Setup of run A:
==> flow/design.v (excerpt) <==
module float_adder(
    input   clk,
    input   rst,
    input   [31:0]  x,
    input   [31:0]  y,
    output  reg [31:0]  z,
    output  reg [1:0]   overflow, 
    output  reg done
);
Settings: LEC_CHECK=0, CAP_MARGIN=20, CORE_MARGIN=2, CORE_UTILIZATION=40, SETUP_SLACK_MARGIN=1.15, SLEW_MARGIN=20; clock period 4.33 ns.
run.sh (not shown) runs the stock make flow with config.mk's settings and CLKGATE_MAP_FILE=.
The final layout from run A, which completed every stage, passed the timing, DRC and antenna checks at the end of the flow.
Input changes introduced in run B (baseline for comparison: run A):
- SETUP_SLACK_MARGIN no longer set, was 1.15
- CORE_UTILIZATION now 62, was 40
- the clock period (ns, I/O delays scaled along) now 4.41, was 4.33
--- outcome ---
Run B reached the end of the flow, and the finished layout is clean on the timing, DRC and antenna checks.
Taking run B as 1.0, run A lands at 1.10 on total power.
Between run B and run A, it is run B whose die extent in x is lower, by 19%.
Run B vs. run A: area of the die now smaller; maximum frequency from static timing analysis now smaller; die extent in y now smaller; ratio of final minimum period to clock period now larger.
For run C, these inputs were changed with respect to run B:
- changing CORE_UTILIZATION from 62 to 72
- setting PLACE_DENSITY_LB_ADDON to 0.29 for the first time
- setting CTS_CLUSTER_DIAMETER to 348 for the first time
- changing the clock period (ns, I/O delays scaled along) from 4.41 to 3.47
--- outcome ---
Final checks on run C, whose flow otherwise completed, came back failing, citing setup timing.
Summary — via count of the first global-routing pass, run C relative to run B: higher, by 2,574.
Run C ends up with higher total detailed-routing wirelength than run B does.
When the final numbers for run C and run B were put side by side, the sequential share of layout area turned out to be greater in run B.
Final critical-path share of the clock period: run C vs run B up 17 points
Row worst setup slack: run C lower / run B higher
Setup changes, run C to run D
- setting SETUP_SLACK_MARGIN to 0.9 for the first time
- setting CTS_CLUSTER_SIZE to 14 for the first time
[summary]
Stage in which a tool error killed run D: 5_1_grt. Looking at post-CTS setup repair buffer count, run D sits 119 higher than run C does. Summary of run D over run C: placed wire-length estimate after detailed placement decreased by 0.56% relative to the old numbers; post-cts gate resize count increased by 270 relative to the old numbers.

float_adder again, from the RTL that the note above started with.
make LEC_CHECK=0 CAP_MARGIN=20 CORE_MARGIN=2 CORE_UTILIZATION=59 SLEW_MARGIN=20 finish   # period 4.33 ns
Then changed:
Settings changed: CORE_UTILIZATION 59 to 57, SETUP_SLACK_MARGIN from default to 0.57.
Clock period 4.33 ns to 3.45 ns, I/O delays scaled along.
- Now the flow finished but failed the layout checks on setup timing
- register-to-register slack gets worse by 0.34 ns
- clock power rose by roughly a tenth
- area after synthesis stays the same
- power rose by a quarter to a third
- first-iteration DRC count rose by roughly a tenth
- core utilization rose by 8.8 points
- clock-buffer cell count rose by 3
- fmax rose by about a fifth
- sequential cell count is unchanged
- die size rose by a few percent
Then changed:
Settings changed: CORE_UTILIZATION 57 to 40, SETUP_SLACK_MARGIN 0.57 to default.
Clock period 3.45 ns to 4.33 ns, I/O delays scaled along.
What happened: This time the run produced a clean layout. Setup slack gets better by 0.44 ns. Cell area came out lower by 13%. Wire length came out lower by 8.1%. Maximum frequency came out lower by 11%. Cell count came out lower by 2.9%. Die area came out higher by 42%. Global-route usage came out lower by 12 points. Worst hold slack gets better by 0.031 ns.

float_adder again, from the RTL that the note above started with.
// float_adder
module float_adder(
    input   clk,
    input   rst,
    input   [31:0]  x,
    input   [31:0]  y,
    output  reg [31:0]  z,
    output  reg [1:0]   overflow, 
    output  reg done
);
Settings: LEC_CHECK=0, CAP_MARGIN=20, CELL_PAD_IN_SITES_GLOBAL_PLACEMENT=3, CORE_ASPECT_RATIO=1.54, CORE_MARGIN=2, CORE_UTILIZATION=16, GPL_ROUTABILITY_DRIVEN=0, GPL_TIMING_DRIVEN=1, PLACE_DENSITY_LB_ADDON=0.29, SLEW_MARGIN=35, TNS_END_PERCENT=85; clock period 3.02 ns.
The starting point finished but fails on setup timing.
Change:
==> flow/config.mk (replaced) <==
export PLATFORM = sky130hd
export DESIGN_NAME = float_adder
export DESIGN_NICKNAME = float_adder
export VERILOG_FILES = /design/flow/design.v
export SDC_FILE = /design/flow/constraint.sdc
export NUM_CORES = 4
export LEC_CHECK = 0
export CAP_MARGIN = 20
export CORE_MARGIN = 2
export CORE_UTILIZATION = 40
export PLACE_DENSITY_LB_ADDON = 0.29
export SLEW_MARGIN = 20
export TNS_END_PERCENT = 95
==> flow/constraint.sdc (replaced) <==
create_clock -name core_clock -period 5.0 [get_ports {clk}]
set_input_delay 1.0000 -clock core_clock [delete_from_list [all_inputs] [get_ports {clk}]]
set_output_delay 1.0000 -clock core_clock [all_outputs]
set_load 0.01 [all_outputs]
Effect: The changed run finished with timing, DRC and antenna clean; final area falls by 24%; hold slack improved by 0.017 ns; first-iteration DRC count increases by 82%.
Change:
--- a/flow/config.mk
+++ b/flow/config.mk
@@ -8,6 +8,5 @@
 export CAP_MARGIN = 20
 export CORE_MARGIN = 2
-export CORE_UTILIZATION = 40
-export PLACE_DENSITY_LB_ADDON = 0.29
+export CORE_UTILIZATION = 64
+export SETUP_SLACK_MARGIN = 0.96
 export SLEW_MARGIN = 20
-export TNS_END_PERCENT = 95
==> flow/constraint.sdc (replaced) <==
create_clock -name core_clock -period 3.5 [get_ports {clk}]
set_input_delay 0.7000 -clock core_clock [delete_from_list [all_inputs] [get_ports {clk}]]
set_output_delay 0.7000 -clock core_clock [all_outputs]
set_load 0.01 [all_outputs]
What happened: The changed run aborted during 5_1_grt on GRT-0232; die size fell by 37%; synthesized cell count is unchanged; area after synthesis is unchanged.
Change:
--- a/flow/config.mk
+++ b/flow/config.mk
@@ -8,5 +8,6 @@
 export CAP_MARGIN = 20
 export CORE_MARGIN = 2
-export CORE_UTILIZATION = 64
-export SETUP_SLACK_MARGIN = 0.96
+export CORE_UTILIZATION = 57
+export CTS_CLUSTER_SIZE = 86
+export SETUP_SLACK_MARGIN = 0.74
 export SLEW_MARGIN = 20
==> flow/constraint.sdc (replaced) <==
create_clock -name core_clock -period 2.59 [get_ports {clk}]
set_input_delay 0.5180 -clock core_clock [delete_from_list [all_inputs] [get_ports {clk}]]
set_output_delay 0.5180 -clock core_clock [all_outputs]
set_load 0.01 [all_outputs]
Outcome:
- The changed run ended with an error in 5_1_grt (GRT-0232)
- synthesized area does not change
- die area rises by 12%
- synthesized cell count is unchanged
Power is estimated from default activity; no workload was simulated.
